quartz:
Design convolver, start of the top module:
module convolver #(
parameter n = 9'h010,
parameter k = 9'h003,
parameter s = 1,
parameter N = 16
)(
input clk,
input ce,
input global_rst,
input [N-1:0] activation,
input [(k*k)*16-1:0] weight1,
output[N-1:0] conv_op,
output valid_conv,
output end_conv
);
For scale: roughly 660 flip-flops, about 63000 um2 of cells after synthesis.
Settings: LEC_CHECK=0, CAP_MARGIN=35, CELL_PAD_IN_SITES_DETAIL_PLACEMENT=2, CORE_MARGIN=9, CORE_UTILIZATION=40, CTS_CLUSTER_DIAMETER=268, GPL_ROUTABILITY_DRIVEN=0, MAX_ROUTING_LAYER=met4, PLACE_DENSITY=0.61, SETUP_SLACK_MARGIN=1.9, SLEW_MARGIN=30, TNS_END_PERCENT=25; clock period 8.45 ns.
run.sh (not shown) runs the stock make flow with config.mk's settings and CLKGATE_MAP_FILE=.
Status(quartz) = ERROR, stage = global routing (5_1_grt)
What raven does differently from quartz at the input level:
Settings: PLACE_DENSITY no longer set, was 0.61; SETUP_SLACK_MARGIN now 1.51, was 1.9; CTS_CLUSTER_DIAMETER no longer set, was 268; CORE_MARGIN now 2, was 9; CELL_PAD_IN_SITES_DETAIL_PLACEMENT no longer set, was 2; SLEW_MARGIN now 20, was 30; GPL_ROUTABILITY_DRIVEN no longer set, was 0; CAP_MARGIN now 20, was 35; TNS_END_PERCENT no longer set, was 25; MAX_ROUTING_LAYER no longer set, was met4; the clock period (ns, I/O delays scaled along) now 7.17, was 8.45.
### Flow results
raven: PASS, flow complete, no timing, DRC or antenna violations. Area reported by Yosys stat delta (raven -> quartz): insignificant. Placed cell area, raven and quartz, higher one = raven. As of raven, quantity of gates resized following cts had fallen by more than 10% compared to quartz. Any difference in flop and latch count out of synthesis between quartz and raven is small enough to ignore. Measured against each other, raven and quartz differ in die height, the lower figure coming from raven. On number of sinks on the clock net, raven and quartz are neck and neck. Placed wire-length estimate after detailed placement sits lower in raven than in quartz. Die extent in x, raven and quartz, higher one = quartz. The pre-CTS setup slack of raven falls short of that of quartz by 0.20 ns. raven and quartz ended up with roughly the same per-instance average area after synthesis. [raven] area of the chip fell 6.6% relative to quartz.
### raven -> violet
Settings: SETUP_SLACK_MARGIN no longer set, was 1.51; CORE_UTILIZATION now 50, was 40.
--- outcome ---
- violet ended up with a lower vertical die dimension than raven did.
- Area occupied by multi-input gates came out lower on violet than on raven.
- Diff raven and violet: buffering stage count on the worst path with inverters included lower in violet
- [compare] base=raven new=violet: static leakage power lost 3.4%, area growth from synthesis to final layout shows a reduction of 6.1 points, setup slack dropped 0.61 ns.

* * *

Setup of job 4635:
convolver again, from the RTL that the note above started with.
clock: 8.0 ns
lec_check: 0
abc_area: 1
cap_margin: 10
cell_pad_in_sites_global_placement: 3
core_aspect_ratio: 1.2
core_margin: 2
core_utilization: 39
cts_cluster_size: 33
gpl_timing_driven: 0
max_routing_layer: met4
slew_margin: 40
tns_end_percent: 30
Job 4635 closes out successfully: all stages finished, all timing, DRC and antenna checks passed.
#### Input delta (job 2872 over job 4635)
Settings: removing MAX_ROUTING_LAYER (formerly met4); removing TNS_END_PERCENT (formerly 30); removing GPL_TIMING_DRIVEN (formerly 0); removing CORE_ASPECT_RATIO (formerly 1.2); changing SLEW_MARGIN from 40 to 20; removing ABC_AREA (formerly 1); removing CTS_CLUSTER_SIZE (formerly 33); changing CORE_UTILIZATION from 39 to 66; removing CELL_PAD_IN_SITES_GLOBAL_PLACEMENT (formerly 3); changing CAP_MARGIN from 10 to 20; changing the clock period (ns, I/O delays scaled along) from 8.0 to 7.35.
### Flow results
Max design area across job 4635 and job 2872: job 4635. Job 2872 ended up with met5 as its highest signal layer in the routed design; job 4635 ended up with met4. Compared with job 4635, in job 2872 number of diodes added for antenna fixing lost 18; power fell by 3.0%.
Input-level comparison between job 1954 and job 2872:
Settings: changing CORE_UTILIZATION from 66 to 70; setting CTS_CLUSTER_SIZE to 37 for the first time; changing the clock period (ns, I/O delays scaled along) from 7.35 to 6.36.
--- outcome ---
- Job 1954 completed every stage of the flow, and the final layout passed the timing, design-rule and antenna checks.
- Largest net degree at the start of global routing: job 1954 vs job 2872 up 39
- Of the two values seen for start point of the critical path, weight1[115] was produced by job 2872 and weight1[54] by job 1954.
- Re part of the cycle the worst path needs: job 1954 is 5.3 points up on job 2872.
- Comparing job 2872 and job 1954, the lower maximum ir drop on the vdd rail was measured on job 2872.
- Summary of job 1954 over job 2872: post-layout total power increased by about 30% relative to the old numbers, layout overhead on the synthesized area increased 4.1 points, worst clock skew higher.
### job 1954 -> job 3287
Settings: PLACE_DENSITY_LB_ADDON: unset -> 0.0; SETUP_SLACK_MARGIN: unset -> 1.61; CORE_UTILIZATION: 70 -> 72; the clock period (ns, I/O delays scaled along): 6.36 -> 5.45.
[summary]
No crash in job 3287: every stage finished, but the layout fails its final checks due to setup timing. Job 3287 against job 1954; number of inserted filler cells in the final layout is down by more than a quarter. Number of rows created at floorplan down 1.8% in job 3287 wrt job 1954. Register-to-register slack came out lower on job 3287 than on job 1954.
The following lists how job 7211 was set up differently from job 3287:
Settings: a deleted SETUP_SLACK_MARGIN that had been 1.61; a deleted PLACE_DENSITY_LB_ADDON that had been 0.0; a change of CTS_CLUSTER_SIZE from 37 to 61; a change of CORE_UTILIZATION from 72 to 39; a change of CAP_MARGIN from 20 to 10; a change of the clock period (ns, I/O delays scaled along) from 5.45 to 8.0.
==> results <==
What the final checks of job 3287 revealed, after a flow that finished every stage, was a layout that fails on setup timing.
Job 7211 | stages: all done | timing, DRC, antenna: all pass
Job 3287 → job 7211: hold slack went up 3.3 ps, number of non-clock buffers in the layout went down 708, cell count went up 3.4%, part of the power in combinational logic went down 9.1 points.
Job 7211 vs job 3287: number of placement rows up
Job 3287 was larger in final cell area than job 7211.
Die area | job 7211 > job 3287
Job 7211 ended with less wire length of the first global-routing pass than job 3287.
Job 7211 vs job 3287 — delay contributed by the slowest stage of the critical path rose 180 ps.
Re number of well-tap cells placed: job 3287 was lower than job 7211.
Power consumption is lower on job 7211
No activity file was given, so power comes from the tool's default toggle rates.
